--- flow/constraint.sdc ---
create_clock -name core_clock -period 8.19 [get_ports {clk}]
set_input_delay 1.6380 -clock core_clock [delete_from_list [all_inputs] [get_ports {clk}]]
set_output_delay 1.6380 -clock core_clock [all_outputs]
set_load 0.01 [all_outputs]
--- flow/run.sh ---
#!/bin/bash
# the make line also repeats each setting of config.mk as NAME=value (left out here)
make -C /OpenROAD-flow-scripts/flow DESIGN_CONFIG=/design/flow/config.mk WORK_HOME=/design/flow/orfs CLKGATE_MAP_FILE= finish
--- flow/design.v ---
`timescale 1ns / 1ns
`timescale 1ns / 1ns
module alu #(
    parameter DATA_WIDTH = 16
) (
    input [DATA_WIDTH-1:0] data_in1,
    data_in2,
    input [1:0] op,
    output reg [DATA_WIDTH-1:0] data_out,
    output [2:0] flag
);
  reg carry;
  wire zero, neg;
  wire [16:0] data_in1_add, data_in2_add;
  assign data_in1_add = data_in1;
  assign data_in2_add = data_in2;
  always @(*) begin
    case (op)
      2'b00: {carry, data_out} = {1'b0, ~(data_in1 | data_in2)};
      2'b01: {carry, data_out} = data_in1_add + data_in2_add;
      2'b10: {carry, data_out} = {1'b0, data_in1};
      2'b11: {carry, data_out} = {1'b0, (data_in2 >> 1)};
    endcase
  end
  assign zero = ~(|data_out);
  assign neg  = data_out[DATA_WIDTH-1];
  assign flag = {zero, neg, carry};
endmodule
`timescale 1ns / 1ns
module register #(
    parameter N = 16
) (
    input clk,
    rst,
    en,
    input [N-1:0] data_in,
    output reg [N-1:0] data_out
);
  always @(posedge clk, negedge rst) begin
    if (!rst) begin
      data_out <= 0;
    end else begin
      if (en) begin
        data_out <= data_in;
      end
    end
  end
endmodule
`timescale 1ns / 1ns
module registerfile #(
    parameter N = 16,
    M = 5
) (
    input clk,
    en,
    input [N-1:0] wr_data,
    input [M-1:0] addr,
    output [N-1:0] rd_data
);
  reg [N-1:0] mem[(2**M)-1:0];
  assign rd_data = (addr == 29) ? 0 : ( (addr == 30) ? 16'h1 : ( (addr == 31) ? 16'hffff : mem[addr]));
  always @(posedge clk) begin
    if (en) begin
      mem[addr] <= wr_data;
    end
  end
endmodule
`timescale 1ns / 1ns
 `timescale 1ns / 1ns
module state (
    input            clk,
    rst,
    input      [2:0] op,
    output reg [3:0] state,
    input      [2:0] flag
);
  reg [3:0] nextstate;
  reg       br;
  always @(*) begin
    case (state)
      4'b0000: begin
        if (op == 3'b000) begin
          nextstate = 4'b0001;
        end else if (op == 3'b001) begin
          nextstate = 4'b0010;
        end else if (op == 3'b010) begin
          nextstate = 4'b0011;
        end else if (op == 3'b011) begin
          nextstate = 4'b1010;
        end else if (op == 3'b100) begin
          nextstate = 4'b0100;
        end else if (op == 3'b101) begin
          nextstate = 4'b0101;
        end else if (op == 3'b110) begin
          nextstate = 4'b1000;
        end else nextstate = 4'b0111;
      end
      4'b0001: begin
        nextstate = 4'b1010;
      end
      4'b0010: nextstate = 4'b1010;
      4'b0011: nextstate = 4'b1010;
      4'b0100: nextstate = 4'b1010;
      4'b0101: nextstate = 4'b0110;
      4'b0110: nextstate = 4'b1010;
      4'b0111: nextstate = 4'b1010;
      4'b1000:
      if (br) nextstate = 4'b1001;
      else nextstate = 4'b1010;
      4'b1001: nextstate = 4'b0000;
      4'b1010: nextstate = 4'b0000;
      default: nextstate = 4'b0000;
    endcase   
  end
  always @(posedge clk, negedge rst) begin
    if (!rst) begin
      state <= 4'b0000;
    end else begin
      state <= nextstate;
    end
  end
  always @(*) begin
    case (op)
      3'h0: br = 0;
      3'h1: br = flag[0];
      3'h2: br = flag[1];
      3'h3: br = flag[1] | flag[0];
      3'h4: br = flag[2];
      3'h5: br = flag[2] | flag[0];
      3'h6: br = flag[2] | flag[1];
      3'h7: br = 1;
      default: br = 0;
    endcase   
  end   
endmodule   
`timescale 1ns / 1ns
 `timescale 1ns / 1ns
module decode (
    input [2:0] op,
    input [3:0] state,
    output reg [13:0] dec
);
  always @(*) begin
    case (state)
      4'b0000: begin
        if (op == 3'b110) begin
          dec = 14'b1_1_x_x_xx_xx_1_0_0_1_0_0;
        end else if (op == 3'b101) begin
          dec = 14'b1_1_x_x_xx_xx_1_0_0_0_0_0;
        end else if (op == 3'b011) begin
          dec = 14'bx_1_0_x_1x_xx_0_0_1_0_0_0;
        end else begin
          dec = 14'bx_1_x_x_xx_xx_0_0_0_1_0_0;
        end
      end
      4'b0001: dec = 14'bx_1_x_1_xx_00_0_1_0_0_1_0;
      4'b0010: dec = 14'bx_1_x_1_xx_01_0_1_0_0_1_0;
      4'b0011: dec = 14'bx_0_x_0_1x_xx_0_1_0_0_0_0;
      4'b0100: dec = 14'bx_0_x_x_xx_xx_0_0_0_0_0_1;
      4'b0101: dec = 14'b1_1_x_0_00_xx_1_1_0_0_0_0;
      4'b0110: dec = 14'b1_1_x_0_01_xx_0_1_0_0_0_0;
      4'b1000: dec = 14'bx_1_1_x_xx_xx_0_0_1_0_0_0;
      4'b1001: dec = 14'b0_1_x_x_xx_xx_1_0_0_0_0_0;
      4'b0111: dec = 14'bx_1_x_1_xx_11_0_1_0_0_1_0;
      4'b1011: dec = 14'bx_1_0_x_xx_xx_0_0_0_0_0_1;
      4'b1010: dec = 14'b1_1_x_x_xx_xx_1_0_0_0_0_0;
      default: dec = 14'b0;
    endcase
  end
endmodule
`timescale 1ns / 1ns
module Temple #(
    parameter ADDR_WIDTH = 16,
    parameter DATA_WIDTH = 16
) (
    input                   clk,
    rst,
    output [ADDR_WIDTH-1:0] addr,
    input  [          15:0] rd_data,
    output [          15:0] wr_data,
    output                  en
);
  wire [15:0] pc_sel_data, acc_sel_data, reg_sel_data, imm_sel_data;
  wire [15:0] pc_out, add_out, acc_out;
  wire [15:0] regfile_out, rf_out, alu_out;
  wire [2:0] flag_out, alu_flag;
  wire pc_sel, acc_sel, reg_sel, addr_sel;
  wire pc_en, acc_en, regfile_en, flag_en, rf_en;
  wire [1:0] imm_sel, alu_op;
  wire [ 2:0] op;
  wire [ 3:0] state;
  wire [13:0] dec;
  wire [ 4:0] regfile_addr;
  wire [ 7:0] half_imm_data;
  assign {pc_sel,addr_sel,reg_sel,acc_sel,imm_sel[1:0],alu_op[1:0],pc_en,acc_en,regfile_en,rf_en,flag_en,en} = dec;
  state statemachine (
      .clk(clk),
      .rst(rst),
      .op(op),
      .state(state),
      .flag(flag_out)
  );
  decode decode (
      .op(op),
      .state(state),
      .dec(dec)
  );
  register PC (
      .clk(clk),
      .rst(rst),
      .en(pc_en),
      .data_in(pc_sel_data),
      .data_out(pc_out)
  );
  register Acc (
      .clk(clk),
      .rst(rst),
      .en(acc_en),
      .data_in(acc_sel_data),
      .data_out(acc_out)
  );
  register #(
      .N(3)
  ) flag (
      .clk(clk),
      .rst(rst),
      .en(flag_en),
      .data_in(alu_flag),
      .data_out(flag_out)
  );
  register regi (
      .clk(clk),
      .rst(rst),
      .en(rf_en),
      .data_in(regfile_out),
      .data_out(rf_out)
  );
  alu alu (
      .data_in1(rf_out),
      .data_in2(acc_out),
      .op(alu_op),
      .data_out(alu_out),
      .flag(alu_flag)
  );
  registerfile regfile (
      .clk(clk),
      .en(regfile_en),
      .wr_data(reg_sel_data),
      .rd_data(regfile_out),
      .addr(regfile_addr)
  );
  assign pc_sel_data = (pc_sel) ? add_out : rf_out;
  assign add_out = pc_out + 16'h1;
  assign acc_sel_data = (acc_sel) ? alu_out : imm_sel_data;
  assign reg_sel_data = (reg_sel) ? add_out : acc_out;
  assign addr = addr_sel ? {pc_out[15:1], 1'b0} : {rf_out[15:1], 1'b0};
  assign wr_data = acc_out;
  assign op = (pc_out[0]) ? rd_data[15:13] : rd_data[7:5];
  assign regfile_addr = (pc_out[0]) ? rd_data[12:8] : rd_data[4:0];
  assign half_imm_data = (pc_out[0]) ? rd_data[15:8] : rd_data[7:0];
  assign imm_sel_data = (imm_sel[1]) ? rd_data[15:0] : ( (imm_sel[0]) ? {half_imm_data, acc_out[7:0]} : {acc_out[15:8], half_imm_data});
endmodule   
--- flow/config.mk ---
export PLATFORM = sky130hd
export DESIGN_NAME = Temple
export DESIGN_NICKNAME = Temple
export VERILOG_FILES = /design/flow/design.v
export SDC_FILE = /design/flow/constraint.sdc
export NUM_CORES = 4
export LEC_CHECK = 0
export ABC_AREA = 1
export CAP_MARGIN = 20
export CELL_PAD_IN_SITES_DETAIL_PLACEMENT = 1
export CELL_PAD_IN_SITES_GLOBAL_PLACEMENT = 2
export CORE_MARGIN = 2
export CORE_UTILIZATION = 35
export PLACE_DENSITY = 0.93
export SETUP_SLACK_MARGIN = 1.01
export SLEW_MARGIN = 20
==> results of run 1 <==
## per-layer routing
layer	vias up	share of wire (%)
li1	7505	-
met1	8825	41
met2	687	48
met3	135	6.2
met4	0	3.9
met5	-	0
## metrics by stage
stage | power (mW) | setup slack, ps
floorplan | 6.12 | 4400
global placement | 7.55 | 2910
detailed placement | 7.72 | 2750
CTS | 10.3 | 2470
global route | 10.8 | 2720
finish | 10.3 | 2920
## area by class of cell
class	instances	area (um^2)	area share, %
flip-flops and latches	571	16800	60.1
repair buffers	108	941	3.36
multi-input cells	1262	6710	24.0
clock buffers	72	1530	5.44
clock inverters	36	323	1.15
inverters	134	510	1.82
well taps	931	1160	4.16
==> flow_summary.toml, run 1 <==
# synthesis and place-and-route metrics
[floorplan]
die_area_mm2 = 0.0720
fp-row-count = 96
fp.dieH_um = 268
fp_util_pct = 35.5
core_area_mm2 = 0.0688
die_w_um = 268
io_pins = 51

[worst_setup_path]
crit_slowest_cell = "clkdlybuf4s50_1"
timing.rr.start = "PC.data_out[0]"
r2r_end = "regi.data_out[9]"
crit_family = "buffers and inverters"
cp_max_fo = 30
max_stage_delay_ps = 620
crit_cells = 7
path_cells = "inv_1 -> nand2_2 -> nor2_2 -> buf_4 -> nand3_2 -> o21ai_0 -> clkdlybuf4s50_1"
cp.arrival_ps = 3640
cp.required_ps = 6550
crit_type = "flop to output port"
rrSetupSlack_ps = 4100
cp-startpoint = "statemachine.state[10]"
r2r_cells = 14
path_buffers = 3
crit_path_end_kind = "output port"
endpoint = "addr[1]"
start_kind = "flop"

[layout]
fillers = 7302
finish.instance_area_mm2 = 0.0280
finalNonFillerCells = 3114
final_nets = 2188
area_growth_pct = 14.6
final_util_pct = 40.7

[pwr]
p_per_area_mw_per_mm2 = 369
power.share.clock_pct = 25.3
power.leakage_nw = 10.4
p_clk_mw = 2.62
powerSeq_mw = 3.87
maxPowerGroup = "sequential cells"
ir_drop_uv = 206
p_comb_mw = 3.85
switchingPower_mw = 4.08
p_seq_share_pct = 37.4
power_frac_comb_pct = 37.3
swShare_pct = 39.5
internal-power_mw = 6.25

[grt]
grt_first_pass_wirelength_mm = 116
grt_use_total_pct = 21.6
grt_util_met3_pct = 3.13
grt_util_met1_pct = 28.5
grt_pass1_vias = 18000
grt-ovfl-total = 0
top_usage_layer = "met2"
grt_max_degree = 96
grt_use_met2_pct = 36.1
antenna_found_initial = 0

[sta]
fmax_mhz = 190
fin_tns_setup_ps = 0
rsz0062_at_grt = "no"
finalHoldViolations = 0
finalSetupViolCount = 0
whs_ps = 491
finalCriticalPeriod_ps = 5270
min_period_over_period_pct = 64.4
relSlewSlack_pct = 31.3
tightest_slew_ps = 1030
skew_ps = 15.2
final_max_slew_viol_count = 0

[drt]
wirelength_mm = 77.1
route.detailed.wl_per_inst_um = 24.7
drc = 0
drtAntennaViolNets = 0
drt_iter0_drc = 2039
vias = 17200
insertedDiodeCount = 0
drtPass1Iterations = 5
vias_per_cell = 5.51

[placement]
place.gp.congestion = 0.903
port_buffers = 49
hpwl_mm = 49.3
placed_area_mm2 = 0.0262
dpl.cell_count = 3006

[clock_tree]
root_buffer = "clkbuf_16"
post_cts_resized = 0
cts_post_setup_buffers_inserted = 0
cts.path.max_buffers = 3
cts_max_level = 2
cts.sinks = 571
clock_latency_ps = 630
cts_hold_buf = 0
cts_tree = "built"
cts-buffers-inserted = 59
clk_pin_slew_ps = 60

[synth]
edf_count = 509
top_cell_area_share_pct = 62.5
ys_types = 51
synth-warning-count = 6
synthCells = 2054
ys_ff = 571
top_cells_by_count = "nand2_1, edfxtp_1, a22oi_1"
logic_family = "simple AND/OR/NAND/NOR gates"
yosysCellCount = 2054
syn_area_per_cell_um2 = 11.9
synthesis.area_mm2 = 0.0244
ff_type = "edfxtp_1"
post-synth-top-area-cell = "edfxtp_1"
top_cell = "nand2_1"
ys_sh_aoi_pct = 11.0
ys_sh_adder_pct = 1.77
xor_share_pct = 0.466
muxShareOfSynthArea_pct = 0
ys_async_sr_fraction_pct = 10.9
synthTopCellsByArea = "edfxtp_1, nand2_1, a22oi_1, dfrtp_1, inv_1"
simple_gate_share_pct = 13.9
synth_chip_area_mm2 = 0.0244
synth_nets = 2106
ys_seq_share_pct = 68.9

[run]
warnings = 42
cap_violations = 0

[min_path]
hp-start = "flag.data_out[1]"
hp-class = "flop to flop"
holdPathEnd = "flag.data_out[1]"
min_path_cells = 2

[run_status]
status = "timing/DRC/antenna clean"
==> inputs of run 2 (changes only) <==
- CAP_MARGIN: 20 -> 5
- CELL_PAD_IN_SITES_DETAIL_PLACEMENT: 1 -> default
- CELL_PAD_IN_SITES_GLOBAL_PLACEMENT: 2 -> default
- CORE_UTILIZATION: 35 -> 40
- CTS_CLUSTER_SIZE: default -> 80
- GPL_TIMING_DRIVEN: default -> 0
- MIN_ROUTING_LAYER: default -> met1
- PLACE_DENSITY: 0.93 -> default
- PLACE_DENSITY_LB_ADDON: default -> 0.08
- SETUP_SLACK_MARGIN: 1.01 -> default
- clock period: 8.19 -> 7.0 ns (I/O delays scaled with it)
==> run 2 against run 1 <==
Still clean. Die size fell by 12%. Sequential cell count did not move. Clock power rose by 21%. Area after synthesis did not move. Final cell count fell by 2.4%. Total power rose by 22%. Sequential power rose by 17%.
==> flow_summary.toml, run 2 <==
# synthesis and place-and-route metrics
[sta]
skew_ps = 46.6
fmax_mhz = 197
finalCriticalPeriod_ps = 5080
rsz0062_at_grt = "no"
tightest_slew_ps = 827
min_period_over_period_pct = 72.6
finalSetupViolCount = 0
relSlewSlack_pct = 44.7
final_max_slew_viol_count = 0
finalHoldViolations = 0
fin_tns_setup_ps = 0

[clock_tree]
post_cts_resized = 0
cts_post_setup_buffers_inserted = 0
clk_pin_slew_ps = 60
cts-buffers-inserted = 61
cts_hold_buf = 0
cts.sinks = 571
cts.path.max_buffers = 3
cts_tree = "built"
clock_latency_ps = 660
cts_max_level = 2
root_buffer = "clkbuf_16"

[worst_setup_path]
crit_type = "flop to output port"
timing.rr.start = "PC.data_out[0]"
crit_cells = 7
cp.required_ps = 5600
crit_family = "buffers and inverters"
r2r_end = "regfile.mem[15][8]"
cp.arrival_ps = 3680
max_stage_delay_ps = 620
path_cells = "inv_1 -> nand2_2 -> nor2_2 -> nand3_1 -> clkbuf_1 -> o21ai_0 -> clkdlybuf4s50_1"
crit_path_end_kind = "output port"
start_kind = "flop"
crit_slowest_cell = "clkdlybuf4s50_1"
r2r_cells = 11
endpoint = "addr[3]"
rrSetupSlack_ps = 3000
path_buffers = 3
cp_max_fo = 10
cp-startpoint = "statemachine.state[10]"

[synth]
edf_count = 509
logic_family = "simple AND/OR/NAND/NOR gates"
synthesis.area_mm2 = 0.0244
synthTopCellsByArea = "edfxtp_1, nand2_1, a22oi_1, dfrtp_1, inv_1"
post-synth-top-area-cell = "edfxtp_1"
simple_gate_share_pct = 13.9
syn_area_per_cell_um2 = 11.9
ys_types = 51
synthCells = 2054
ys_sh_aoi_pct = 11.0
ys_seq_share_pct = 68.9
top_cell_area_share_pct = 62.5
top_cells_by_count = "nand2_1, edfxtp_1, a22oi_1"
muxShareOfSynthArea_pct = 0
ys_ff = 571
synth_chip_area_mm2 = 0.0244
synth_nets = 2106
synth-warning-count = 6
top_cell = "nand2_1"
ff_type = "edfxtp_1"
yosysCellCount = 2054
ys_async_sr_fraction_pct = 10.9
ys_sh_adder_pct = 1.77
xor_share_pct = 0.466

[layout]
finalNonFillerCells = 3040
finish.instance_area_mm2 = 0.0289
final_util_pct = 47.8
final_nets = 2262
area_growth_pct = 18.1

[grt]
grt_first_pass_wirelength_mm = 111
grt-ovfl-total = 0
grt_use_total_pct = 24.2
antenna_found_initial = 0
grt_pass1_vias = 16300
grt_max_degree = 47

[drt]
wl_met1_mm = 34.8
drt_iter0_drc = 1535
vias = 16700
drc = 0
vias_per_cell = 5.49
dr_wl_met2_mm = 35.4
wl_met3_mm = 4.43
wirelength_mm = 76.6
highest_layer = "met4"
insertedDiodeCount = 0
drtPass1Iterations = 8
drtAntennaViolNets = 0
route.detailed.wl_per_inst_um = 25.2

[pwr]
switchingPower_mw = 4.94
power.share.clock_pct = 25.1
p_clk_mw = 3.16
p_comb_mw = 4.94
powerSeq_mw = 4.52
internal-power_mw = 7.69
p_per_area_mw_per_mm2 = 437
power.leakage_nw = 10.8
swShare_pct = 39.1
p_seq_share_pct = 35.8
finalPower_mw = 12.6
maxPowerGroup = "combinational cells"
power_frac_comb_pct = 39.1
ir_drop_uv = 216

[run]
cap_violations = 0
warnings = 42

[placement]
dpl.cell_count = 2929
placed_area_mm2 = 0.0270
place.gp.congestion = 0.905
hpwl_mm = 54.5
port_buffers = 49

[min_path]
holdPathEnd = "statemachine.state[5]"
min_path_cells = 0
hp-class = "flop to flop"
hp-start = "statemachine.state[8]"

[floorplan]
io_pins = 51
fp.dieH_um = 251
die_area_mm2 = 0.0631
die_w_um = 251
core_area_mm2 = 0.0604
fp_util_pct = 40.5
fp-row-count = 90

[run_status]
status = "timing/DRC/antenna clean"
run 2: cell type report:
class,count,area [um^2]
Clock buffer,73,1570
Tap cell,782,978
Fill cell,5419,31500
Timing Repair Buffer,93,1260
Inverter,134,510
Multi-Input combinational cell,1262,6890
Clock inverter,38,354
Sequential cell,571,16800
Buffer,87,480
run 2: metrics by stage:
stage / hold WS (ps) / worst slack [ps]
6_report: 476 / 1920
2_1_floorplan: 428 / 3440
3_5_place_dp: 472 / 1940
4_1_cts: 483 / 1970
5_1_grt: 494 / 1880
3_3_place_gp: 452 / 701
run 2: routing by layer:
layer / vias to the layer above / global-route usage, %
met5: - / 0
met4: 0 / 7.47
met3: 121 / 2.94
met2: 568 / 38.6
met1: 8325 / 34.9
li1: 7666 / -
==> inputs of run 3 (changes only) <==
- CAP_MARGIN: 5 -> 15
- CORE_UTILIZATION: 40 -> 45
- CTS_CLUSTER_DIAMETER: default -> 253
- CTS_CLUSTER_SIZE: 80 -> 23
- HOLD_SLACK_MARGIN: default -> 0.08
- MAX_ROUTING_LAYER: default -> met4
- MIN_ROUTING_LAYER: met1 -> met2
- TNS_END_PERCENT: default -> 95
==> run 3 against run 2 <==
Critical path depth stayed put. Final cell count is 4.5% lower. Clock skew down 6.3 ps. Sequential power barely moved. Routed wire length rose by 5.0%.
==> flow_summary.toml, run 3 <==
# synthesis and place-and-route metrics
[worst_setup_path]
crit_cells = 7
cp-startpoint = "statemachine.state[10]"
crit_family = "buffers and inverters"
crit_type = "flop to output port"
path_cells = "inv_1 -> nand2_2 -> nor2_2 -> nand3_1 -> clkbuf_1 -> o21ai_0 -> clkdlybuf4s50_1"
cp.required_ps = 5600
max_stage_delay_ps = 670
crit_slowest_cell = "clkdlybuf4s50_1"
endpoint = "addr[3]"
timing.rr.start = "PC.data_out[0]"
crit_path_end_kind = "output port"
path_buffers = 3
r2r_cells = 11
cp_max_fo = 10
start_kind = "flop"
r2r_end = "regfile.mem[15][3]"
cp.arrival_ps = 4100
rrSetupSlack_ps = 2670

[synth]
ys_sh_adder_pct = 1.77
yosysCellCount = 2054
synthesis.area_mm2 = 0.0244
synth_chip_area_mm2 = 0.0244
synthCells = 2054
ff_type = "edfxtp_1"
post-synth-top-area-cell = "edfxtp_1"
top_cells_by_count = "nand2_1, edfxtp_1, a22oi_1"
ys_ff = 571
syn_area_per_cell_um2 = 11.9
synth-warning-count = 6
xor_share_pct = 0.466
top_cell = "nand2_1"
synthTopCellsByArea = "edfxtp_1, nand2_1, a22oi_1, dfrtp_1, inv_1"
muxShareOfSynthArea_pct = 0
synth_nets = 2106
top_cell_area_share_pct = 62.5
logic_family = "simple AND/OR/NAND/NOR gates"
ys_types = 51
ys_sh_aoi_pct = 11.0
ys_async_sr_fraction_pct = 10.9
edf_count = 509
ys_seq_share_pct = 68.9
simple_gate_share_pct = 13.9

[sta]
finalSetupViolCount = 0
fin_tns_setup_ps = 0
finalHoldViolations = 0
relSlewSlack_pct = 39.0
worst_slack_ps = 1500
min_period_over_period_pct = 78.6
tightest_slew_ps = 911
whs_ps = 489
final_max_slew_viol_count = 0
fmax_mhz = 182
skew_ps = 40.3
finalCriticalPeriod_ps = 5500
rsz0062_at_grt = "no"

[floorplan]
fp.dieH_um = 237
io_pins = 51
fp-row-count = 85
fp_util_pct = 45.4
core_area_mm2 = 0.0538
die_w_um = 237
die_area_mm2 = 0.0562

[run]
cap_violations = 0
warnings = 42

[placement]
hpwl_mm = 56.6
port_buffers = 49
dp_slack_ps = 1850
place.gp.congestion = 1.04

[run_status]
status = "timing/DRC/antenna clean"

[drt]
drt_iter0_drc = 4953
dr_wl_met2_mm = 38.9
drtPass1Iterations = 9
highest_layer = "met4"
vias = 22400
wirelength_mm = 80.5
wl_met3_mm = 34.8
drtAntennaViolNets = 0
vias_per_cell = 7.72
drc = 0
route.detailed.wl_per_inst_um = 27.7
wl_met1_um = 0

[pwr]
p_seq_share_pct = 38.1
powerSeq_mw = 4.51
power.share.clock_pct = 16.2
internal-power_mw = 6.69
finalPower_mw = 11.8
p_clk_mw = 1.92
maxPowerGroup = "combinational cells"
power.leakage_nw = 10.3
ir_drop_uv = 226
power_frac_comb_pct = 45.6
p_comb_mw = 5.40
swShare_pct = 43.5
p_per_area_mw_per_mm2 = 427
switchingPower_mw = 5.15

[grt]
antenna_found_initial = 0
grt_max_degree = 52
grt_first_pass_wirelength_mm = 115
grt-ovfl-total = 0
grt_pass1_vias = 24100
grt_use_total_pct = 43.9

[min_path]
hp-start = "statemachine.state[8]"
holdPathEnd = "statemachine.state[5]"
hp-class = "flop to flop"
min_path_cells = 0

[clock_tree]
cts_post_setup_buffers_inserted = 0
clk_pin_slew_ps = 100
cts.path.max_buffers = 3
cts-buffers-inserted = 28
cts.sinks = 571
cts_tree = "built"
root_buffer = "clkbuf_16"
cts_max_level = 1
post_cts_resized = 0
clock_latency_ps = 650
cts_hold_buf = 0

[layout]
area_growth_pct = 13.5
final_nets = 2233
==> run 3: final cells by class <==
class | instances | area, um^2
fill | 4690 | 26100
sequential | 571 | 16800
multi-input combinational | 1262 | 6890
timing repair buffer | 97 | 1310
tap | 696 | 871
clock buffer | 52 | 833
inverter | 134 | 510
buffer | 87 | 480
antenna | 5 | 12.5
==> run 3: per-stage QoR <==
step | std cells | util, % | instance area (um^2)
2_1_floorplan | 2054 | - | 24400
3_3_place_gp | 2799 | 48.0 | 25800
3_5_place_dp | 2847 | 50.0 | 26900
4_1_cts | 2899 | 51.5 | 27700
5_1_grt | 2899 | 51.5 | 27700
6_report | 2904 | 51.6 | 27700
==> run 3: metal layers <==
metal | track usage [%] | up-vias
met3 | 57.8 | 678
met5 | - | -
met4 | 5.41 | 0
met2 | 51.3 | 6572
li1 | - | 7547
met1 | - | 7628
==> inputs of run 4 (changes only) <==
- CAP_MARGIN: 15 -> 5
- CORE_ASPECT_RATIO: default -> 0.92
- CORE_UTILIZATION: 45 -> 58
- CTS_CLUSTER_DIAMETER: 253 -> 222
- CTS_CLUSTER_SIZE: 23 -> default
- GPL_ROUTABILITY_DRIVEN: default -> 0
- GPL_TIMING_DRIVEN: 0 -> default
- HOLD_SLACK_MARGIN: 0.08 -> default
- MAX_ROUTING_LAYER: met4 -> default
- MIN_ROUTING_LAYER: met2 -> met1
- PLACE_DENSITY: default -> 0.54
- PLACE_DENSITY_LB_ADDON: 0.08 -> default
- SLEW_MARGIN: 20 -> 25
- TNS_END_PERCENT: 95 -> 10
- clock period: 7.0 -> 6.03 ns (I/O delays scaled with it)
==> run 4 against run 3 <==
Clock power increased by 79%. Total power increased by 17%. Largest cell class unchanged. Area after synthesis unchanged. Global-route usage decreased by 13 points. Largest power group is now sequential cells. Clock skew decreased by 22 ps. Combinational power decreased by 5.4%. Synthesized cell count unchanged.
==> flow_summary.toml, run 4 <==
# synthesis and place-and-route metrics
[pwr]
maxPowerGroup = "sequential cells"
power.leakage_nw = 10.4
swShare_pct = 38.7
p_comb_mw = 5.11
power.share.clock_pct = 24.9
power_frac_comb_pct = 37.0
p_clk_mw = 3.44
internal-power_mw = 8.47
ir_drop_uv = 355
powerSeq_mw = 5.27
p_per_area_mw_per_mm2 = 501
switchingPower_mw = 5.35
p_seq_share_pct = 38.1

[clock_tree]
cts-buffers-inserted = 56
cts_max_level = 2
cts_hold_buf = 0
cts.sinks = 571
clk_pin_slew_ps = 60
root_buffer = "clkbuf_16"
cts_post_setup_buffers_inserted = 0
cts.path.max_buffers = 3
clock_latency_ps = 620
cts_tree = "built"
post_cts_resized = 0

[drt]
wirelength_mm = 67.0
drtAntennaViolNets = 0
drtPass1Iterations = 6
drc = 0
drt_iter0_drc = 1840
vias_per_cell = 6.08
vias = 16600
route.detailed.wl_per_inst_um = 24.5
insertedDiodeCount = 0

[sta]
whs_ps = 475
fin_tns_setup_ps = 0
tightest_slew_ps = 1080
finalCriticalPeriod_ps = 4830
fmax_mhz = 207
min_period_over_period_pct = 80.2
finalSetupViolCount = 0
relSlewSlack_pct = 28.2
final_max_slew_viol_count = 0
finalHoldViolations = 0
rsz0062_at_grt = "no"
skew_ps = 18.7

[synth]
synth_chip_area_mm2 = 0.0244
synthCells = 2054
synthTopCellsByArea = "edfxtp_1, nand2_1, a22oi_1, dfrtp_1, inv_1"
muxShareOfSynthArea_pct = 0
post-synth-top-area-cell = "edfxtp_1"
yosysCellCount = 2054
top_cell = "nand2_1"
edf_count = 509
ys_types = 51
xor_share_pct = 0.466
logic_family = "simple AND/OR/NAND/NOR gates"
ff_type = "edfxtp_1"
synthesis.area_mm2 = 0.0244
syn_area_per_cell_um2 = 11.9
top_cells_by_count = "nand2_1, edfxtp_1, a22oi_1"
synth-warning-count = 6
ys_sh_aoi_pct = 11.0
synth_nets = 2106
ys_async_sr_fraction_pct = 10.9
simple_gate_share_pct = 13.9
ys_seq_share_pct = 68.9
ys_sh_adder_pct = 1.77
ys_ff = 571
top_cell_area_share_pct = 62.5

[floorplan]
fp_util_pct = 58.5
core_area_mm2 = 0.0418
die_area_mm2 = 0.0438
io_pins = 51
fp-row-count = 72
fp.dieH_um = 201
die_w_um = 218

[worst_setup_path]
crit_family = "buffers and inverters"
crit_type = "flop to output port"
cp.arrival_ps = 3630
crit_cells = 7
max_stage_delay_ps = 630
cp-startpoint = "statemachine.state[10]"
crit_slowest_cell = "clkdlybuf4s50_1"
crit_path_end_kind = "output port"
start_kind = "flop"
path_buffers = 3
cp.required_ps = 4820
endpoint = "addr[12]"
timing.rr.start = "PC.data_out[0]"
r2r_end = "regfile.mem[31][11]"
r2r_cells = 10
cp_max_fo = 30
rrSetupSlack_ps = 2650
path_cells = "inv_1 -> nand2_2 -> nor2_2 -> buf_4 -> nand3_2 -> o21ai_0 -> clkdlybuf4s50_1"

[min_path]
holdPathEnd = "statemachine.state[5]"
min_path_cells = 0
hp-class = "flop to flop"
hp-start = "statemachine.state[8]"

[layout]
final_nets = 2190
area_growth_pct = 12.8
fillers = 3174

[run]
cap_violations = 0
warnings = 48

[grt]
grt_use_total_pct = 31.0
grt_pass1_vias = 15900
grt-ovfl-total = 0
grt_first_pass_wirelength_mm = 99.9
grt_max_degree = 129
antenna_found_initial = 1

[run_status]
status = "timing/DRC/antenna clean"

[placement]
hpwl_mm = 41.7
port_buffers = 49
run 4: layout make-up:
type                    instances  area (um^2)  area share (%)
flip-flops and latches        571        16800            61.0
multi-input cells            1262         6710            24.3
clock buffers                  65         1470            5.32
repair buffers                113         1020            3.71
well taps                     555          694            2.52
inverters                     134          510            1.85
clock inverters                38          339            1.23
run 4: per-layer routing:
metal | vias up | share of wire, % | track usage (%)
li1 | 7518 | - | -
met1 | 8209 | 41 | 44.5
met2 | 787 | 47 | 48.6
met3 | 134 | 8.4 | 5.26
met4 | 0 | 3.2 | 10.5
met5 | - | 0 | 0
run 4: metrics by stage:
step           cell area [um^2]  setup slack (ps)  total power [mW]  instances  utilization, %
2_1_floorplan             24400              2670              8.31       2054               -
3_3_place_gp              25700              1480              10.3       2634            61.6
3_5_place_dp              25700              1500              10.4       2634            61.6
4_1_cts                   27600               853              13.8       2737            65.9
5_1_grt                   27600              1020              14.5       2738            66.0
6_report                  27600              1200              13.8       2738            66.0
==> inputs of run 5 (changes only) <==
- ABC_AREA: 1 -> 0
- CAP_MARGIN: 5 -> 20
- CELL_PAD_IN_SITES_DETAIL_PLACEMENT: default -> 0
- CORE_ASPECT_RATIO: 0.92 -> default
- CTS_CLUSTER_DIAMETER: 222 -> default
- MIN_ROUTING_LAYER: met1 -> default
- PLACE_DENSITY: 0.54 -> 0.91
- SETUP_SLACK_MARGIN: default -> 0.75
- SLEW_MARGIN: 25 -> 20
- TNS_END_PERCENT: 10 -> default
- clock period: 6.03 -> 4.36 ns (I/O delays scaled with it)
==> run 5 against run 4 <==
Clock power rose by 37%. Largest cell class unchanged. Sequential power grew 39%. Global-route usage increased by 0.15 points.
==> flow_summary.toml, run 5 <==
# synthesis and place-and-route metrics
[sta]
rsz0062_at_grt = "yes"
finalCriticalPeriod_ps = 3600
finalHoldViolations = 0
finalSetupViolCount = 0
min_period_over_period_pct = 82.6
fmax_mhz = 278
final_max_slew_viol_count = 0
relSlewSlack_pct = 14.9
fin_tns_setup_ps = 0
tightest_slew_ps = 1270
skew_ps = 31.3

[pwr]
p_clk_mw = 4.70
internal-power_mw = 11.7
power_frac_comb_pct = 33.5
p_seq_share_pct = 40.5
p_per_area_mw_per_mm2 = 660
swShare_pct = 35.0
power.leakage_nw = 9.23
maxPowerGroup = "sequential cells"
finalPower_mw = 18.1
ir_drop_uv = 419
switchingPower_mw = 6.33
p_comb_mw = 6.06
powerSeq_mw = 7.31
power.share.clock_pct = 26.0

[worst_setup_path]
r2r_cells = 7
r2r_end = "regi.data_out[14]"
cp-startpoint = "rd_data[8]"
timing.rr.start = "PC.data_out[0]"
crit_type = "primary input to flop"
max_stage_delay_ps = 750
crit_cells = 7
endpoint = "regi.data_out[12]"
rrSetupSlack_ps = 790
start_kind = "primary input"
cp.arrival_ps = 4070
crit_slowest_cell = "clkdlybuf4s50_1"
cp.required_ps = 4830
cp_max_fo = 23
path_cells = "clkdlybuf4s50_1 -> mux2_8 -> buf_4 -> mux4_2 -> a22oi_1 -> and4_1 -> o21ai_1"
crit_family = "buffers and inverters"
path_buffers = 2
crit_path_end_kind = "flop"

[drt]
vias_per_cell = 7.04
drc = 0
vias = 15400
drtAntennaViolNets = 0
wirelength_mm = 67.7
drt_iter0_drc = 2959
drtPass1Iterations = 13
route.detailed.wl_per_inst_um = 30.8

[synth]
ys_seq_share_pct = 68.6
synth_chip_area_mm2 = 0.0241
ys_sh_aoi_pct = 7.75
synthTopCellsByArea = "edfxtp_1, mux4_2, dfrtp_1, a22oi_1, ha_1"
synth_nets = 1557
xor_share_pct = 0.655
ys_ff = 560
synthesis.area_mm2 = 0.0241
synth-warning-count = 6
edf_count = 498
ys_sh_adder_pct = 1.80
yosysCellCount = 1505
synthCells = 1505
muxShareOfSynthArea_pct = 11.9
top_cells_by_count = "edfxtp_1, mux4_2, nand2_1"
top_cell_area_share_pct = 62.2
ff_type = "edfxtp_1"
syn_area_per_cell_um2 = 16.0
ys_async_sr_fraction_pct = 11.1
logic_family = "multiplexers"
simple_gate_share_pct = 6.76
post-synth-top-area-cell = "edfxtp_1"
ys_types = 71
top_cell = "edfxtp_1"

[run_status]
status = "timing/DRC/antenna clean"

[clock_tree]
cts_tree = "built"
clock_latency_ps = 630
cts.path.max_buffers = 3
clk_pin_slew_ps = 70
cts-buffers-inserted = 52
cts_max_level = 2
cts_hold_buf = 0
cts.sinks = 560
root_buffer = "clkbuf_16"

[floorplan]
fp.dieH_um = 208
die_w_um = 208
io_pins = 51
fp_util_pct = 58.8
core_area_mm2 = 0.0409
fp-row-count = 74
die_area_mm2 = 0.0431

[grt]
antenna_found_initial = 4
grt-ovfl-total = 0
grt_max_degree = 47
grt_first_pass_wirelength_mm = 98.9
grt_pass1_vias = 15000
grt_use_total_pct = 31.2

[layout]
fillers = 2560
final_nets = 1672
area_growth_pct = 13.9

[run]
warnings = 44
cap_violations = 0

[min_path]
hp-class = "primary input to async pin"

[placement]
hpwl_mm = 40.9
port_buffers = 49
[run 5: metal layers]
metal  up-vias  global-route usage (%)  wire length [um]
met5         -                   0.445                58
met4         8                    16.9              4520
met3       289                    8.14              8870
met2      1367                    47.9             31200
met1      7623                    41.2             23000
li1       6162                       -                 -
[run 5: what timing repair did]
item | CTS | global route
pin swaps | 1 | 0
gates resized | 10 | 5
endpoints found under the setup margin | 15 | 22
gates cloned | 0 | 1
setup buffers | 1 | 2
[run 5: final cells by class]
type / count / area (um^2) / share of cell area [%]
sequential: 560 / 16500 / 60.3
multi-input combinational: 827 / 7080 / 25.9
clock buffer: 71 / 1460 / 5.34
timing repair buffer: 141 / 1210 / 4.43
tap: 532 / 666 / 2.43
clock inverter: 26 / 318 / 1.16
inverter: 38 / 143 / 0.521
antenna: 1 / 2.50 / 0.00913
[run 5: per-stage QoR]
stage,util (%),std cells,worst slack [ps],instance area (um^2),hold slack (ps)
floorplan,-,1505,1170,24100,433
global placement,62.4,2094,496,25600,448
detailed placement,62.4,2094,401,25600,467
CTS,66.8,2192,734,27300,452
global route,66.9,2195,733,27400,484
finish,67.0,2196,757,27400,450
==> inputs of run 6 (changes only) <==
- ABC_AREA: 0 -> 1
- CELL_PAD_IN_SITES_DETAIL_PLACEMENT: 0 -> default
- CORE_UTILIZATION: 58 -> 72
- CTS_CLUSTER_DIAMETER: default -> 384
- CTS_CLUSTER_SIZE: default -> 100
- GPL_ROUTABILITY_DRIVEN: 0 -> default
- PLACE_DENSITY: 0.91 -> default
- PLACE_DENSITY_LB_ADDON: default -> 0.11
- SETUP_SLACK_MARGIN: 0.75 -> 0.91
- clock period: 4.36 -> 3.08 ns (I/O delays scaled with it)
==> run 6 against run 5 <==
The run now fails in global routing. Synthesized cell count is 36% higher. Area after synthesis is 1.6% higher. Die size is 18% lower.
==> flow_summary.toml, run 6 <==
# yosys + openroad results
[run_status]
status = "stopped before the end"
lastStage = "global routing"
firstError = "[ERROR GRT-0232] Routing congestion too high. Check the congestion heatmap in the GUI."

[synth]
synthTopCellsByArea = "edfxtp_1, nand2_1, a22oi_1, dfrtp_1, inv_1"
ys_types = 51
yosysCellCount = 2054
logic_family = "simple AND/OR/NAND/NOR gates"
xor_share_pct = 0.466
synthCells = 2054
simple_gate_share_pct = 13.9
ys_sh_aoi_pct = 11.0
ff_type = "edfxtp_1"
ys_sh_adder_pct = 1.77
top_cell = "nand2_1"
synth-warning-count = 6
edf_count = 509
top_cell_area_share_pct = 62.5
ys_seq_share_pct = 68.9
top_cells_by_count = "nand2_1, edfxtp_1, a22oi_1"
ys_async_sr_fraction_pct = 10.9
muxShareOfSynthArea_pct = 0
post-synth-top-area-cell = "edfxtp_1"
synth_nets = 2106
ys_ff = 571
syn_area_per_cell_um2 = 11.9
synthesis.area_mm2 = 0.0244
synth_chip_area_mm2 = 0.0244

[floorplan]
io_pins = 51
die_area_mm2 = 0.0354
fp-row-count = 67
core_area_mm2 = 0.0334
die_w_um = 188
fp.dieH_um = 188
fp_util_pct = 73.1

[clock_tree]
root_buffer = "clkbuf_16"
cts.path.max_buffers = 3
cts.sinks = 571
cts_max_level = 1
cts-buffers-inserted = 9

[grt]
grt_use_total_pct = 78.4
grt-ovfl-total = 154

[placement]
place.gp.congestion = 0.937
port_buffers = 49
hpwl_mm = 46.2
placed_area_mm2 = 0.0268
dp_slack_ps = -85.6
-- run 6: per-layer routing --
layer  GRT usage, %  GRT overflow
met5           29.5             0
met4           76.6            70
met2           93.8            77
met1           81.0             3
met3           62.4             4
-- run 6: timing repair --
| item | 4_1_cts |
|---|---|
| pin swaps | 81 |
| resized | 397 |
| hold endpoints to repair | 28 |
| cloned | 36 |
| buffers inserted | 89 |
| hold buffers | 1 |
| endpoints found under the setup margin | 928 |
-- run 6: through the flow --
stage	hold slack (ps)	setup TNS, ps	util, %	cells
CTS	501	0	89.8	2719
detailed placement	446	-185	80.2	2580
floorplan	320	0	-	2054
global placement	461	-55.0	80.2	2580
==> inputs of run 7 (changes only) <==
- CAP_MARGIN: 20 -> 5
- CORE_ASPECT_RATIO: default -> 0.5
- CTS_CLUSTER_DIAMETER: 384 -> 222
- CTS_CLUSTER_SIZE: 100 -> default
- GPL_ROUTABILITY_DRIVEN: default -> 0
- MIN_ROUTING_LAYER: default -> met1
- PLACE_DENSITY: default -> 0.54
- PLACE_DENSITY_LB_ADDON: 0.11 -> default
- SETUP_SLACK_MARGIN: 0.91 -> 1.01
- SLEW_MARGIN: 20 -> 25
- TNS_END_PERCENT: default -> 10
- clock period: 3.08 -> 6.03 ns (I/O delays scaled with it)
==> run 7 against run 6 <==
Now clean on timing, DRC and antenna. Die size increased by 0.25%. Synthesized cell count did not move. Area after synthesis unchanged.
==> flow_summary.toml, run 7 <==
# synthesis and place-and-route metrics
[run_status]
status = "timing/DRC/antenna clean"

[run]
warnings = 48
cap_violations = 0

[placement]
hpwl_mm = 40.1
port_buffers = 49
placed_area_mm2 = 0.0256

[min_path]
holdPathEnd = "statemachine.state[5]"
hp-start = "statemachine.state[8]"
min_path_cells = 0
hp-class = "flop to flop"

[worst_setup_path]
endpoint = "addr[11]"
cp.arrival_ps = 3440
start_kind = "flop"
r2r_end = "regfile.mem[19][7]"
rrSetupSlack_ps = 2500
crit_slowest_cell = "dfrtp_1"
crit_path_end_kind = "output port"
crit_type = "flop to output port"
crit_family = "simple AND/OR/NAND/NOR gates"
cp-startpoint = "statemachine.state[10]"
cp_max_fo = 30
path_cells = "inv_1 -> nand2_2 -> nor2_4 -> nand3_2 -> o21ai_0 -> clkdlybuf4s50_1"
crit_cells = 6
r2r_cells = 8
timing.rr.start = "PC.data_out[0]"
cp.required_ps = 4820
path_buffers = 2
max_stage_delay_ps = 590

[clock_tree]
cts_max_level = 2
clk_pin_slew_ps = 70
cts_hold_buf = 0
clock_latency_ps = 590
root_buffer = "clkbuf_16"
cts.sinks = 571
cts-buffers-inserted = 47
cts.path.max_buffers = 3
cts_post_setup_buffers_inserted = 0
cts_tree = "built"

[pwr]
swShare_pct = 39.4
maxPowerGroup = "sequential cells"
p_per_area_mw_per_mm2 = 491
p_comb_mw = 5.09
power.leakage_nw = 10.2
internal-power_mw = 8.06
power_frac_comb_pct = 38.3
p_clk_mw = 2.96
switchingPower_mw = 5.24
power.share.clock_pct = 22.3
powerSeq_mw = 5.25
ir_drop_uv = 347
p_seq_share_pct = 39.5

[layout]
finish.instance_area_mm2 = 0.0271
final_nets = 2179
area_growth_pct = 10.8

[synth]
ff_type = "edfxtp_1"
ys_sh_adder_pct = 1.77
synth-warning-count = 6
synth_nets = 2106
synthesis.area_mm2 = 0.0244
top_cell_area_share_pct = 62.5
logic_family = "simple AND/OR/NAND/NOR gates"
synthCells = 2054
top_cell = "nand2_1"
xor_share_pct = 0.466
edf_count = 509
muxShareOfSynthArea_pct = 0
ys_types = 51
simple_gate_share_pct = 13.9
post-synth-top-area-cell = "edfxtp_1"
yosysCellCount = 2054
ys_sh_aoi_pct = 11.0
syn_area_per_cell_um2 = 11.9
synth_chip_area_mm2 = 0.0244
ys_ff = 571
ys_seq_share_pct = 68.9
ys_async_sr_fraction_pct = 10.9
synthTopCellsByArea = "edfxtp_1, nand2_1, a22oi_1, dfrtp_1, inv_1"
top_cells_by_count = "nand2_1, edfxtp_1, a22oi_1"

[sta]
finalHoldViolations = 0
rsz0062_at_grt = "no"
final_max_slew_viol_count = 0
fin_tns_setup_ps = 0
finalSetupViolCount = 0
fmax_mhz = 215
finalCriticalPeriod_ps = 4650
min_period_over_period_pct = 77.1
skew_ps = 35.7
tightest_slew_ps = 897
relSlewSlack_pct = 40.1

[grt]
grt_use_total_pct = 37.2
grt_max_degree = 129
grt_first_pass_wirelength_mm = 96.7
antenna_found_initial = 0
grt_pass1_vias = 15900
grt-ovfl-total = 0

[drt]
drtPass1Iterations = 8
route.detailed.wl_per_inst_um = 25.1
wirelength_mm = 65.3
drc = 0
vias = 17000
vias_per_cell = 6.55
drt_iter0_drc = 2622
drtAntennaViolNets = 0
insertedDiodeCount = 0

[floorplan]
io_pins = 51
die_w_um = 265
fp_util_pct = 73.6
fp.dieH_um = 134
fp-row-count = 47
die_area_mm2 = 0.0355
core_area_mm2 = 0.0332
run 7: metrics by stage:
| step | setup slack (ps) | utilization (%) | instances | hold WS, ps | total power, mW |
|---|---|---|---|---|---|
| 2_1_floorplan | 2670 | - | 2054 | 428 | 8.31 |
| 3_3_place_gp | 1510 | 77.1 | 2519 | 454 | 10.2 |
| 3_5_place_dp | 1420 | 77.1 | 2519 | 452 | 10.2 |
| 4_1_cts | 1140 | 81.5 | 2603 | 481 | 13.1 |
| 5_1_grt | 1160 | 81.5 | 2603 | 490 | 13.8 |
| 6_report | 1380 | 81.5 | 2603 | 484 | 13.3 |
run 7: layer usage:
metal	routed length (um)	vias to the layer above	GRT usage, %
li1	-	7478	-
met2	28600	1262	54.6
met4	2460	0	13.9
met5	0	-	0
met1	25100	8164	55.4
met3	9160	143	8.45
run 7: repair_timing:
item	in CTS	in global routing
resized	1	1
endpoints found under the setup margin	15	15
cloned	0	0
run 7: final cells by class:
| type | count | area [um^2] |
|---|---|---|
| clock inverter | 21 | 189 |
| sequential | 571 | 16800 |
| inverter | 134 | 510 |
| tap | 441 | 552 |
| fill | 1876 | 6150 |
| clock buffer | 63 | 1260 |
| timing repair buffer | 111 | 1010 |
| multi-input combinational | 1262 | 6720 |
==> inputs of run 8 (changes only) <==
- ABC_AREA: 1 -> 0
- CAP_MARGIN: 5 -> 25
- CELL_PAD_IN_SITES_GLOBAL_PLACEMENT: default -> 0
- CORE_ASPECT_RATIO: 0.5 -> 0.81
- CORE_MARGIN: 2 -> 8
- CORE_UTILIZATION: 72 -> 46
- CTS_CLUSTER_DIAMETER: 222 -> default
- HOLD_SLACK_MARGIN: default -> 0.29
- MIN_ROUTING_LAYER: met1 -> met2
- PLACE_DENSITY: 0.54 -> default
- PLACE_DENSITY_LB_ADDON: default -> 0.01
- SETUP_SLACK_MARGIN: 1.01 -> default
- SLEW_MARGIN: 25 -> 35
- TNS_END_PERCENT: 10 -> 20
- clock period: 6.03 -> 3.12 ns (I/O delays scaled with it)
==> run 8 against run 7 <==
Still clean. Synthesized cell count decreased by 27%. Area after synthesis decreased by 1.6%. Die size increased by 69%. Core utilization decreased by 25 points. Clock power increased by 130%. Total power increased by 110%.
==> flow_summary.toml, run 8 <==
# synthesis and place-and-route metrics
[run_status]
status = "timing/DRC/antenna clean"

[synth]
muxShareOfSynthArea_pct = 11.9
logic_family = "multiplexers"
ys_async_sr_fraction_pct = 11.1
post-synth-top-area-cell = "edfxtp_1"
syn_area_per_cell_um2 = 16.0
top_cell_area_share_pct = 62.2
ys_ff = 560
top_cell = "edfxtp_1"
top_cells_by_count = "edfxtp_1, mux4_2, nand2_1"
ys_sh_aoi_pct = 7.75
ys_sh_adder_pct = 1.80
ys_types = 71
synth_chip_area_mm2 = 0.0241
ff_type = "edfxtp_1"
synthTopCellsByArea = "edfxtp_1, mux4_2, dfrtp_1, a22oi_1, ha_1"
simple_gate_share_pct = 6.76
edf_count = 498
ys_seq_share_pct = 68.6
synthCells = 1505
synth-warning-count = 6
yosysCellCount = 1505
synthesis.area_mm2 = 0.0241
synth_nets = 1557
xor_share_pct = 0.655

[floorplan]
fp.dieH_um = 222
die_w_um = 270
io_pins = 51
die_area_mm2 = 0.0599
core_area_mm2 = 0.0517
fp-row-count = 75
fp_util_pct = 46.5

[drt]
drt_iter0_drc = 3667
vias_per_cell = 7.81
drtAntennaViolNets = 0
wirelength_mm = 71.9
route.detailed.wl_per_inst_um = 28.9
vias = 19500
drc = 0
drtPass1Iterations = 9

[clock_tree]
cts-buffers-inserted = 54
clk_pin_slew_ps = 60
root_buffer = "clkbuf_16"
cts_tree = "built"
cts.path.max_buffers = 3
cts.sinks = 560
cts_max_level = 2
clock_latency_ps = 640

[worst_setup_path]
cp-startpoint = "statemachine.state[6]"
timing.rr.start = "regi.data_out[3]"
cp_max_fo = 15
cp.arrival_ps = 2470
path_cells = "or3_4 -> nor2_2 -> nand3_4 -> buf_4 -> clkbuf_16 -> o21ai_0 -> dlygate4sd2_1"
start_kind = "flop"
cp.required_ps = 2500
r2r_end = "Acc.data_out[13]"
r2r_cells = 10
path_buffers = 3
rrSetupSlack_ps = 120
crit_path_end_kind = "output port"
max_stage_delay_ps = 400
crit_cells = 7
crit_slowest_cell = "or3_4"
endpoint = "addr[8]"
crit_type = "flop to output port"
crit_family = "buffers and inverters"

[sta]
final_max_slew_viol_count = 0
skew_ps = 41.4
finalSetupViolCount = 0
tightest_slew_ps = 799
relSlewSlack_pct = 46.2
whs_ps = 480
finalHoldViolations = 0
finalCriticalPeriod_ps = 3090
fin_tns_setup_ps = 0
min_period_over_period_pct = 99.1
fmax_mhz = 323

[placement]
placed_area_mm2 = 0.0272
hpwl_mm = 47.2
dpl.cell_count = 2370
port_buffers = 49

[grt]
antenna_found_initial = 0
grt_first_pass_wirelength_mm = 105
grt_use_total_pct = 35.4
grt-ovfl-total = 0
grt_max_degree = 46
grt_pass1_vias = 22400

[min_path]
holdPathEnd = "statemachine.state[0]"
hp-class = "flop to flop"
min_path_cells = 1
hp-start = "statemachine.state[7]"

[layout]
finish.instance_area_mm2 = 0.0293
final_nets = 1790
finalNonFillerCells = 2492
fillers = 4101
area_growth_pct = 21.6
final_util_pct = 56.6

[pwr]
internal-power_mw = 17.4
powerSeq_mw = 10.1
p_comb_mw = 10.4
ir_drop_uv = 521
power.leakage_nw = 10.1
switchingPower_mw = 9.87
p_per_area_mw_per_mm2 = 933
p_clk_mw = 6.87
p_seq_share_pct = 36.9
swShare_pct = 36.2
power_frac_comb_pct = 38.0
power.share.clock_pct = 25.2
maxPowerGroup = "combinational cells"

[run]
cap_violations = 0
warnings = 45
-- run 8: area by class of cell --
| type | count | area [um^2] | area share, % |
|---|---|---|---|
| well taps | 693 | 867 | 2.96 |
| clock inverters | 37 | 397 | 1.36 |
| clock buffers | 64 | 1420 | 4.85 |
| inverters | 38 | 143 | 0.488 |
| diodes | 16 | 40.0 | 0.137 |
| multi-input cells | 826 | 7170 | 24.5 |
| repair buffers | 258 | 2710 | 9.26 |
| flip-flops and latches | 560 | 16500 | 56.4 |
-- run 8: metrics by stage --
stage / total power, mW / setup slack, ps
finish: 27.3 / 28.3
detailed placement: 19.8 / -146
CTS: 26.5 / -192
global placement: 19.7 / -113
global route: 28.3 / -14.0
floorplan: 15.1 / -14.3
-- run 8: repair_timing --
action / 4_1_cts / 5_1_grt
hold buffers: 1 / 0
cloned: 0 / 1
buffers inserted: 0 / 3
endpoints found under the setup margin: 15 / 73
endpoints found under the hold margin: 22 / 0
pin swaps: 0 / 1
gates resized: 22 / 27
-- run 8: layer usage --
metal	vias to the layer above	global-route usage [%]	routed length, um
met4	39	7.06	4740
met2	5877	39.0	34400
li1	6385	-	-
met5	-	21.3	1110
met1	6642	-	0
met3	530	50.0	31600
==> inputs of run 9 (changes only) <==
- ABC_AREA: 0 -> default
- CAP_MARGIN: 25 -> 20
- CELL_PAD_IN_SITES_GLOBAL_PLACEMENT: 0 -> default
- CORE_ASPECT_RATIO: 0.81 -> default
- CORE_MARGIN: 8 -> 2
- CORE_UTILIZATION: 46 -> 68
- CTS_CLUSTER_SIZE: default -> 36
- GPL_ROUTABILITY_DRIVEN: 0 -> default
- HOLD_SLACK_MARGIN: 0.29 -> default
- MIN_ROUTING_LAYER: met2 -> default
- PLACE_DENSITY_LB_ADDON: 0.01 -> default
- SETUP_SLACK_MARGIN: default -> 1.35
- SLEW_MARGIN: 35 -> 20
- TNS_END_PERCENT: 20 -> default
- clock period: 3.12 -> 4.89 ns (I/O delays scaled with it)
==> run 9 against run 8 <==
Via count down 22%. Count of clock-buffer cells in the layout fell by 2. Sequential cell count is the same. Final cell count decreased by 15%. Highest routed layer is now met4. Synthesized cell count is the same. Die size decreased by 38%. Non-clock buffer count shrank 121. Clock power down 36%. Global-route usage rose by 3.3 points. Critical path type unchanged. Combinational power decreased by 48%. Still clean. Critical path depth rose by 1.
==> flow_summary.toml, run 9 <==
# synthesis and place-and-route metrics
[run_status]
status = "timing/DRC/antenna clean"

[clock_tree]
cts.sinks = 560
root_buffer = "clkbuf_16"
cts.path.max_buffers = 3
cts_hold_buf = 0
cts_max_level = 2
cts_tree = "built"
cts-buffers-inserted = 53
clk_pin_slew_ps = 70
clock_latency_ps = 610

[drt]
drtPass1Iterations = 6
drt_iter0_drc = 2537
drtAntennaViolNets = 0
drc = 0
route.detailed.wl_per_inst_um = 32.5
insertedDiodeCount = 0
vias = 15200
vias_per_cell = 7.19
wirelength_mm = 68.8

[synth]
simple_gate_share_pct = 6.76
logic_family = "multiplexers"
ys_sh_aoi_pct = 7.75
synth_nets = 1557
syn_area_per_cell_um2 = 16.0
ff_type = "edfxtp_1"
edf_count = 498
synth-warning-count = 6
ys_sh_adder_pct = 1.80
synthesis.area_mm2 = 0.0241
synthTopCellsByArea = "edfxtp_1, mux4_2, dfrtp_1, a22oi_1, ha_1"
top_cell = "edfxtp_1"
ys_ff = 560
xor_share_pct = 0.655
yosysCellCount = 1505
muxShareOfSynthArea_pct = 11.9
ys_async_sr_fraction_pct = 11.1
ys_seq_share_pct = 68.6
ys_types = 71
top_cells_by_count = "edfxtp_1, mux4_2, nand2_1"
synth_chip_area_mm2 = 0.0241
synthCells = 1505
top_cell_area_share_pct = 62.2
post-synth-top-area-cell = "edfxtp_1"

[pwr]
power.leakage_nw = 9.36
p_comb_mw = 5.44
switchingPower_mw = 5.70
internal-power_mw = 10.7
power.share.clock_pct = 27.0
maxPowerGroup = "sequential cells"
p_per_area_mw_per_mm2 = 598
powerSeq_mw = 6.55
ir_drop_uv = 400
finalPower_mw = 16.4
power_frac_comb_pct = 33.1
p_clk_mw = 4.43
swShare_pct = 34.7
p_seq_share_pct = 39.9

[sta]
finalHoldViolations = 0
fmax_mhz = 286
relSlewSlack_pct = 29.6
finalCriticalPeriod_ps = 3500
fin_tns_setup_ps = 0
final_max_slew_viol_count = 0
rsz0062_at_grt = "no"
finalSetupViolCount = 0
skew_ps = 17.1
min_period_over_period_pct = 71.6
tightest_slew_ps = 1050

[grt]
antenna_found_initial = 0
grt_use_total_pct = 38.6
grt-ovfl-total = 0
grt_pass1_vias = 14700
grt_first_pass_wirelength_mm = 99.8
grt_max_degree = 50

[floorplan]
die_w_um = 192
fp.dieH_um = 192
io_pins = 51
die_area_mm2 = 0.0369
fp_util_pct = 69.3
fp-row-count = 68
core_area_mm2 = 0.0347

[placement]
port_buffers = 49
dpl.cell_count = 2013
place.gp.congestion = 0.973
hpwl_mm = 41.0

[layout]
fillers = 1879
finalNonFillerCells = 2116
seq_area_mm2 = 0.0165
final_nets = 1670
area_growth_pct = 14.1
logic_area_mm2 = 0.00713

[worst_setup_path]
r2r_end = "regfile.mem[15][12]"
path_cells = "buf_8 -> or3_4 -> nor2_4 -> nand3_4 -> buf_12 -> nand2_1 -> o21ai_0 -> dlygate4sd2_1"
rrSetupSlack_ps = 1470
crit_type = "flop to output port"
crit_cells = 8
cp-startpoint = "statemachine.state[10]"
r2r_cells = 8
cp.arrival_ps = 2520
crit_family = "simple AND/OR/NAND/NOR gates"
crit_path_end_kind = "output port"
cp_max_fo = 27
cp.required_ps = 3910
path_buffers = 3
crit_slowest_cell = "or3_4"
max_stage_delay_ps = 430
start_kind = "flop"
endpoint = "addr[7]"
timing.rr.start = "PC.data_out[0]"

[run]
warnings = 45
cap_violations = 0

[min_path]
hp-class = "primary input to async pin"
run 9: metal layers:
| layer | part of all wire (%) | up-vias | wire length, um | global-route usage (%) |
|---|---|---|---|---|
| li1 | - | 6171 | - | - |
| met1 | 36 | 7593 | 24800 | 54.8 |
| met2 | 46 | 1232 | 31700 | 58.4 |
| met3 | 12 | 211 | 8420 | 7.97 |
| met4 | 5.7 | 0 | 3900 | 18.9 |
| met5 | 0 | - | 0 | 0 |
run 9: timing repair:
item | CTS | global route
resized | 30 | 15
buffers inserted | 1 | 0
endpoints found under the setup margin | 17 | 34
endpoints found under the hold margin | 0 | 0
gates cloned | 1 | 3
pin swaps | 1 | 0
run 9: per-stage QoR:
stage	cell area (um^2)	utilization [%]	hold slack [ps]	setup WS, ps
after floorplan	24100	-	433	1700
after global placement	25400	73.3	444	675
after detailed placement	25400	73.3	450	680
after CTS	27300	78.7	281	1140
after global routing	27400	79.1	304	1330
final	27400	79.1	290	1390
run 9: final cells by class:
cell class,count,share of cell area (%)
clock inverters,36,1.69
clock buffers,62,5.07
repair buffers,137,4.51
inverters,38,0.520
multi-input cells,828,26.0
flip-flops and latches,560,60.2
well taps,455,2.07
==> inputs of run 10 (changes only) <==
- CORE_UTILIZATION: 68 -> 40
- CTS_CLUSTER_SIZE: 36 -> default
- PLACE_DENSITY: default -> 0.6
- SETUP_SLACK_MARGIN: 1.35 -> default
- clock period: 4.89 -> 11.0 ns (I/O delays scaled with it)
==> run 10 against run 9 <==
Still clean. Non-clock buffer count fell by 22. Area after synthesis did not move. Total power fell by 57%. Core utilization fell by 33 points. First-iteration DRC count fell by 33%. Clock power fell by 57%. Final cell count rose by 14%. Routed wire length fell by 5.0%.
==> flow_summary.toml, run 10 <==
# synthesis and place-and-route metrics
[clock_tree]
cts.sinks = 560
cts_max_level = 2
post_cts_resized = 0
cts_hold_buf = 0
cts.path.max_buffers = 3
cts-buffers-inserted = 57
root_buffer = "clkbuf_16"
clock_latency_ps = 640
cts_tree = "built"
clk_pin_slew_ps = 60
cts_post_setup_buffers_inserted = 0

[pwr]
internal-power_mw = 4.65
ir_drop_uv = 155
p_seq_share_pct = 40.8
powerSeq_mw = 2.90
p_per_area_mw_per_mm2 = 258
power.share.clock_pct = 27.0
maxPowerGroup = "sequential cells"
swShare_pct = 34.6
power.leakage_nw = 9.14
power_frac_comb_pct = 32.2
p_comb_mw = 2.29
switchingPower_mw = 2.46
p_clk_mw = 1.92

[worst_setup_path]
crit_cells = 5
path_buffers = 1
endpoint = "addr[15]"
crit_path_end_kind = "output port"
crit_type = "flop to output port"
path_cells = "or3_1 -> nor2_1 -> nand3_1 -> o21ai_0 -> clkdlybuf4s50_1"
cp.required_ps = 8800
start_kind = "flop"
r2r_end = "regi.data_out[11]"
r2r_cells = 8
cp-startpoint = "statemachine.state[10]"
cp_max_fo = 30
cp.arrival_ps = 4060
rrSetupSlack_ps = 7210
crit_family = "simple AND/OR/NAND/NOR gates"
timing.rr.start = "PC.data_out[0]"
max_stage_delay_ps = 730
crit_slowest_cell = "nand3_1"

[drt]
wirelength_mm = 65.4
drc = 0
drtAntennaViolNets = 0
vias = 14300
drtPass1Iterations = 6
drt_iter0_drc = 1712
route.detailed.wl_per_inst_um = 27.0
vias_per_cell = 5.91

[floorplan]
die_area_mm2 = 0.0621
fp-row-count = 89
fp.dieH_um = 249
core_area_mm2 = 0.0592
io_pins = 51
die_w_um = 249
fp_util_pct = 40.6

[sta]
min_period_over_period_pct = 56.9
fin_tns_setup_ps = 0
final_max_slew_viol_count = 0
finalHoldViolations = 0
relSlewSlack_pct = 25.9
finalCriticalPeriod_ps = 6260
finalSetupViolCount = 0
fmax_mhz = 160
rsz0062_at_grt = "no"
tightest_slew_ps = 1110
skew_ps = 32.0

[layout]
area_growth_pct = 14.5
seq_area_mm2 = 0.0165
fillers = 5073
logic_area_mm2 = 0.00707
final_nets = 1650
finalNonFillerCells = 2418

[synth]
ff_type = "edfxtp_1"
logic_family = "multiplexers"
top_cell_area_share_pct = 62.2
synthesis.area_mm2 = 0.0241
ys_types = 71
ys_async_sr_fraction_pct = 11.1
edf_count = 498
ys_seq_share_pct = 68.6
ys_ff = 560
yosysCellCount = 1505
synthCells = 1505
top_cell = "edfxtp_1"
ys_sh_adder_pct = 1.80
syn_area_per_cell_um2 = 16.0
synth_chip_area_mm2 = 0.0241
synth_nets = 1557
xor_share_pct = 0.655
muxShareOfSynthArea_pct = 11.9
post-synth-top-area-cell = "edfxtp_1"
top_cells_by_count = "edfxtp_1, mux4_2, nand2_1"
ys_sh_aoi_pct = 7.75
synth-warning-count = 6
synthTopCellsByArea = "edfxtp_1, mux4_2, dfrtp_1, a22oi_1, ha_1"
simple_gate_share_pct = 6.76

[placement]
dpl.cell_count = 2311
place.gp.congestion = 0.950
port_buffers = 49
hpwl_mm = 41.0

[grt]
grt-ovfl-total = 0
grt_max_degree = 78
grt_pass1_vias = 13700
antenna_found_initial = 1
grt_first_pass_wirelength_mm = 95.4
grt_use_total_pct = 20.9

[min_path]
holdPathEnd = "statemachine.state[0]"
hp-class = "flop to flop"
hp-start = "statemachine.state[7]"
min_path_cells = 1

[run]
cap_violations = 0
warnings = 42

[run_status]
status = "timing/DRC/antenna clean"
==> run 10: layout make-up <==
type | instances | share of cell area (%)
Antenna cell | 1 | 0.00909
Clock inverter | 30 | 1.12
Sequential cell | 560 | 59.9
Tap cell | 773 | 3.51
Timing Repair Buffer | 115 | 3.59
Multi-Input combinational cell | 826 | 25.7
Clock buffer | 75 | 5.64
Inverter | 38 | 0.518
==> run 10: metal layers <==
metal	wire, um	vias up	GRT usage [%]
met3	5080	87	2.62
met5	0	-	0
li1	-	6129	-
met4	1580	0	6.20
met1	27600	7446	30.1
met2	31100	625	33.4
==> run 10: through the flow <==
step | instance area (um^2) | power, mW | hold slack (ps) | utilization [%] | setup slack [ps]
3_3_place_gp | 25700 | 5.19 | 444 | 43.3 | 5070
3_5_place_dp | 25700 | 5.23 | 464 | 43.3 | 5040
5_1_grt | 27500 | 7.42 | 500 | 46.5 | 4480
6_report | 27500 | 7.11 | 482 | 46.5 | 4740
2_1_floorplan | 24100 | 4.29 | 433 | - | 6660
4_1_cts | 27500 | 7.14 | 478 | 46.5 | 4730
Power figures rest on the tool's default switching activity, not on a simulated workload.
